==> job 8153: inputs <==
==> flow/design.v <==
module cordicMagPh
   #(parameter integer N        = 13,  
     parameter integer XY_WIDTH = 18)  
    (input  wire                           clk,
     input  wire                           reset,    
     input  wire                           st,       
     input  wire signed [XY_WIDTH - 1 : 0] xin,      
     input  wire signed [XY_WIDTH - 1 : 0] yin,      
     output reg                            rdy,      
     output wire        [XY_WIDTH - 1 : 0] mag,      
     output wire signed [XY_WIDTH + 1 : 0] ph);      
    localparam integer N_WIDTH = $clog2(N);
    reg signed [XY_WIDTH + 1 : 0] x, y, z;
    reg        [N_WIDTH  - 1 : 0] ni;       
    reg                           qrt;      
    wire signed [XY_WIDTH + 1 : 0] xShift, yShift;
    wire        [XY_WIDTH - 2 : 0] atan;
    reg  signed [XY_WIDTH + 1 : 0] zCnv;
    reg          [XY_WIDTH : 0] a;
    reg  [2 * XY_WIDTH - 1 : 0] r;
    localparam [1 : 0] ST0 = 2'd0, ST1 = 2'd1, ST2 = 2'd2, ST3 = 2'd3;
    reg [1 : 0] state;
    localparam integer PKG_WIDTH = XY_WIDTH + 1;
    function [63:0] atanLUTlong;
        input integer i;
        begin
            case (i)
                0: atanLUTlong = 64'd2305843009213693952;
                1: atanLUTlong = 64'd1361218612134873344;
                2: atanLUTlong = 64'd719230530580881024;
                3: atanLUTlong = 64'd365092647525521984;
                4: atanLUTlong = 64'd183254791493294816;
                5: atanLUTlong = 64'd91716730292036224;
                6: atanLUTlong = 64'd45869556482713136;
                7: atanLUTlong = 64'd22936177926750896;
                8: atanLUTlong = 64'd11468263948075832;
                9: atanLUTlong = 64'd5734153847876408;
                10: atanLUTlong = 64'd2867079658191484;
                11: atanLUTlong = 64'd1433540170878135;
                12: atanLUTlong = 64'd716770128161890;
                13: atanLUTlong = 64'd358385069421298;
                14: atanLUTlong = 64'd179192535378193;
                15: atanLUTlong = 64'd89596267772540;
                16: atanLUTlong = 64'd44798133896700;
                17: atanLUTlong = 64'd22399066949654;
                18: atanLUTlong = 64'd11199533474990;
                19: atanLUTlong = 64'd5599766737515;
                20: atanLUTlong = 64'd2799883368760;
                21: atanLUTlong = 64'd1399941684380;
                22: atanLUTlong = 64'd699970842190;
                23: atanLUTlong = 64'd349985421095;
                24: atanLUTlong = 64'd174992710548;
                25: atanLUTlong = 64'd87496355274;
                26: atanLUTlong = 64'd43748177637;
                27: atanLUTlong = 64'd21874088818;
                28: atanLUTlong = 64'd10937044409;
                29: atanLUTlong = 64'd5468522205;
                30: atanLUTlong = 64'd2734261102;
                31: atanLUTlong = 64'd1367130551;
                32: atanLUTlong = 64'd683565276;
                33: atanLUTlong = 64'd341782638;
                34: atanLUTlong = 64'd170891319;
                35: atanLUTlong = 64'd85445659;
                36: atanLUTlong = 64'd42722830;
                37: atanLUTlong = 64'd21361415;
                38: atanLUTlong = 64'd10680707;
                39: atanLUTlong = 64'd5340354;
                40: atanLUTlong = 64'd2670177;
                41: atanLUTlong = 64'd1335088;
                42: atanLUTlong = 64'd667544;
                43: atanLUTlong = 64'd333772;
                44: atanLUTlong = 64'd166886;
                45: atanLUTlong = 64'd83443;
                46: atanLUTlong = 64'd41722;
                47: atanLUTlong = 64'd20861;
                48: atanLUTlong = 64'd10430;
                49: atanLUTlong = 64'd5215;
                50: atanLUTlong = 64'd2608;
                51: atanLUTlong = 64'd1304;
                52: atanLUTlong = 64'd652;
                53: atanLUTlong = 64'd326;
                54: atanLUTlong = 64'd163;
                55: atanLUTlong = 64'd81;
                56: atanLUTlong = 64'd41;
                57: atanLUTlong = 64'd20;
                58: atanLUTlong = 64'd10;
                59: atanLUTlong = 64'd5;
                60: atanLUTlong = 64'd3;
                61: atanLUTlong = 64'd1;
                62: atanLUTlong = 64'd1;
                63: atanLUTlong = 64'd0;
                default: atanLUTlong = 64'd0;
            endcase
        end
    endfunction
    function [63:0] coefdLUTlong;
        input integer i;
        begin
            case (i)
                0: coefdLUTlong = 64'd3260954456333195264;
                1: coefdLUTlong = 64'd2916686334356757504;
                2: coefdLUTlong = 64'd2829601372552588288;
                3: coefdLUTlong = 64'd2807750841902562304;
                4: coefdLUTlong = 64'd2802282967498353152;
                5: coefdLUTlong = 64'd2800915666627739136;
                6: coefdLUTlong = 64'd2800573820569637376;
                7: coefdLUTlong = 64'd2800488357751430656;
                8: coefdLUTlong = 64'd2800466991965381120;
                9: coefdLUTlong = 64'd2800461650513774592;
                10: coefdLUTlong = 64'd2800460315150554624;
                11: coefdLUTlong = 64'd2800459981309729792;
                12: coefdLUTlong = 64'd2800459897849522176;
                13: coefdLUTlong = 64'd2800459876984470016;
                14: coefdLUTlong = 64'd2800459871768206848;
                15: coefdLUTlong = 64'd2800459870464141312;
                16: coefdLUTlong = 64'd2800459870138124800;
                17: coefdLUTlong = 64'd2800459870056620544;
                18: coefdLUTlong = 64'd2800459870036244480;
                19: coefdLUTlong = 64'd2800459870031150592;
                20: coefdLUTlong = 64'd2800459870029877248;
                21: coefdLUTlong = 64'd2800459870029558784;
                22: coefdLUTlong = 64'd2800459870029479424;
                23: coefdLUTlong = 64'd2800459870029459456;
                24: coefdLUTlong = 64'd2800459870029454336;
                25: coefdLUTlong = 64'd2800459870029453312;
                default: coefdLUTlong = 64'd0;
            endcase
        end
    endfunction
    localparam integer COEFD_LUT_LONG_SIZE = 26;
    function [PKG_WIDTH - 3 : 0] atanLUTshort;
        input integer i;
        reg [63 : 0] v;
        begin
            v = atanLUTlong(i);
            atanLUTshort = v[61 -: PKG_WIDTH - 2];
        end
    endfunction
    function [PKG_WIDTH - 3 : 0] coefdInit;
        input integer dummy;
        reg [63 : 0] v;
        begin
            if (N - 1 > COEFD_LUT_LONG_SIZE - 1)
                v = coefdLUTlong(COEFD_LUT_LONG_SIZE - 1);
            else
                v = coefdLUTlong(N - 1);
            coefdInit = v[61 -: PKG_WIDTH - 2];
        end
    endfunction
    localparam [PKG_WIDTH - 3 : 0] coefd = coefdInit(0);
    function [PKG_WIDTH - 1 : 0] signalSaturate;
        input [PKG_WIDTH - 1 : 0] x;
        begin
            if (x[PKG_WIDTH - 1 : PKG_WIDTH - 2] == 2'b01) begin
                signalSaturate = {2'b01, {(PKG_WIDTH - 2){1'b0}}};
            end else if (x[PKG_WIDTH - 1 : PKG_WIDTH - 2] == 2'b10) begin
                signalSaturate = {2'b11, {(PKG_WIDTH - 2){1'b0}}};
            end else begin
                signalSaturate = x;
            end
        end
    endfunction
    always @(posedge clk or posedge reset)
    if (reset) begin
        rdy   <= 1'b0;
        x     <= {(XY_WIDTH + 2){1'b0}};
        y     <= {(XY_WIDTH + 2){1'b0}};
        z     <= {(XY_WIDTH + 2){1'b0}};
        ni    <= {N_WIDTH{1'b0}};
        qrt   <= 1'b0;
        state <= ST0;
    end else begin
        if (st) begin  
            rdy <= 1'b0;
            ni  <= {N_WIDTH{1'b0}};  
            if (xin < 0) begin
                x   <= -xin;
                qrt <= 1'b1;
            end else begin  
                x   <= xin;
                qrt <= 1'b0;
            end
            y <= yin;
            state <= ST1;
        end else begin
            case (state)
                ST0: begin
                    rdy <= 1'b1;
                end
                ST1: begin
                    if (y == 0) begin  
                        rdy <= 1'b1;
                        if (~qrt) begin  
                            z <= {(XY_WIDTH + 2){1'b0}};
                        end else begin
                            z <= {2'b01, {XY_WIDTH{1'b0}}};  
                        end
                        state <= ST0;  
                    end else begin  
                        if (y < 0) begin
                            x <= x - y;
                            y <= y + x;
                            z <= -atan;
                        end else begin
                            x <= x + y;
                            y <= y - x;
                            z <= atan;
                        end
                        ni    <= ni + 1'd1;
                        state <= ST2;
                    end
                end
                ST2: begin
                    if (y < 0) begin
                        x <= x - yShift;
                        y <= y + xShift;
                        z <= z - atan;
                    end else begin  
                        x <= x + yShift;
                        y <= y - xShift;
                        z <= z + atan;
                    end
                    if (ni < N - 1) begin  
                        ni    <= ni + 1'd1;
                        state <= ST2;
                    end else begin
                        ni    <= {N_WIDTH{1'b0}};
                        state <= ST3;
                    end
                end
                ST3: begin
                    rdy   <= 1'b1;
                    x     <= {1'b0, r[2 * XY_WIDTH - 1 : XY_WIDTH - 1]};
                    z     <= zCnv;
                    state <= ST0;
                end
            endcase
        end
    end
    assign xShift = x >>> ni;
    assign yShift = y >>> ni;
    assign atan   = atanLUTshort(ni);
    always @(*) begin
        if (x >= 0) begin
            a = x[XY_WIDTH : 0];
        end else begin
            a = {(XY_WIDTH + 1){1'b0}};
        end
        r = a * coefd;
    end
    always @(*) begin
        zCnv = {z[XY_WIDTH + 1], signalSaturate(z[XY_WIDTH : 0])};
        if (~qrt) begin  
            zCnv = zCnv;
        end else begin     
            if (zCnv >= 0) begin
                zCnv = {2'b01, {XY_WIDTH{1'b0}}} - zCnv;  
            end else begin
                zCnv = {2'b11, {XY_WIDTH{1'b0}}} - zCnv;  
            end
        end
    end
    assign mag = x[XY_WIDTH - 1 : 0];
    assign ph  = z;
endmodule
==> flow/run.sh <==
#!/bin/bash
# the make line also repeats each setting of config.mk as NAME=value (left out here)
make -C /OpenROAD-flow-scripts/flow DESIGN_CONFIG=/design/flow/config.mk WORK_HOME=/design/flow/orfs CLKGATE_MAP_FILE= finish
==> flow/config.mk <==
export PLATFORM = sky130hd
export DESIGN_NAME = cordicMagPh
export DESIGN_NICKNAME = cordicMagPh
export VERILOG_FILES = /design/flow/design.v
export SDC_FILE = /design/flow/constraint.sdc
export NUM_CORES = 4
export LEC_CHECK = 0
export CAP_MARGIN = 20
export CELL_PAD_IN_SITES_DETAIL_PLACEMENT = 1
export CORE_MARGIN = 2
export CORE_UTILIZATION = 40
export CTS_CLUSTER_DIAMETER = 256
export CTS_CLUSTER_SIZE = 27
export HOLD_SLACK_MARGIN = 0.22
export MAX_ROUTING_LAYER = met5
export PLACE_DENSITY_LB_ADDON = 0.22
export SLEW_MARGIN = 20
export TNS_END_PERCENT = 40
==> flow/constraint.sdc <==
create_clock -name core_clock -period 7.5 [get_ports {clk}]
set_input_delay 1.5000 -clock core_clock [delete_from_list [all_inputs] [get_ports {clk}]]
set_output_delay 1.5000 -clock core_clock [all_outputs]
set_load 0.01 [all_outputs]
==> job 8340 (differences from job 8153) <==
- CELL_PAD_IN_SITES_DETAIL_PLACEMENT: 1 -> not set
- CORE_UTILIZATION: 40 -> 71
- CTS_CLUSTER_DIAMETER: 256 -> not set
- CTS_CLUSTER_SIZE: 27 -> not set
- HOLD_SLACK_MARGIN: 0.22 -> not set
- MAX_ROUTING_LAYER: met5 -> not set
- PLACE_DENSITY_LB_ADDON: 0.22 -> 0.01
- TNS_END_PERCENT: 40 -> not set
==> flow/constraint.sdc (replaced) <==
create_clock -name core_clock -period 5.93 [get_ports {clk}]
set_input_delay 1.1860 -clock core_clock [delete_from_list [all_inputs] [get_ports {clk}]]
set_output_delay 1.1860 -clock core_clock [all_outputs]
set_load 0.01 [all_outputs]
==> summary of the runs <==
- Between job 8153 and job 8340, the lower sequential share of layout area is in job 8340 (gap 0.28 points).
- Job 8153 passed the timing, design-rule and antenna checks. Job 8340 completed and failed the layout checks on setup timing.
- Of job 8340 and job 8153, job 8340 has the higher design area (gap about 3.6%, measured against job 8153).
- Against job 8340, the non-clock buffer count of job 8153 is lower by 91.
- In synthesized cell count, job 8340 and job 8153 do not differ.
- Against job 8153, the routed wire length of job 8340 is lower by about 6%.
- Against job 8153, the global-route usage of job 8340 is higher by 19 points.
- Of job 8153 and job 8340, job 8340 has the higher first-iteration DRC count (gap about 40%, measured against job 8340).
- In job 8153 the final cell count is higher than in job 8340, by 6.3%.
==> figures <==
|  | job 8153 | job 8340 |
|---|---|---|
| Share of the core filled by cells before placement | 40.4% | 71.8% |
| Max Clock Skew | 0.0168 ns | 0.0151 ns |
| Chip area | 49900 µm² | 28400 µm² |
| Share of the cycle needed by the critical path after routing | 95.8% | 110% |
| Via count | 18565 | 19855 |
| Data required time at the worst endpoint | 7.81 ns | 6.15 ns |
| Count of instances resized after the clock tree is built | 0 | 22 |
| Dpl hpwl | 57800 µm | 53200 µm |
| Setup total negative slack | 0 ns | -5.54 ns |
| Outcome | complete, no violations | failed layout checks |
| Layout check failures | - | setup timing |
| Cell count along the critical path | 25 | 24 |
| Pre-CTS setup slack | 0.0202 ns | -0.505 ns |
| Post-detailed-routing wire length | 72600 µm | 68300 µm |
| Number of nets at the end of the flow | 2835 | 2926 |
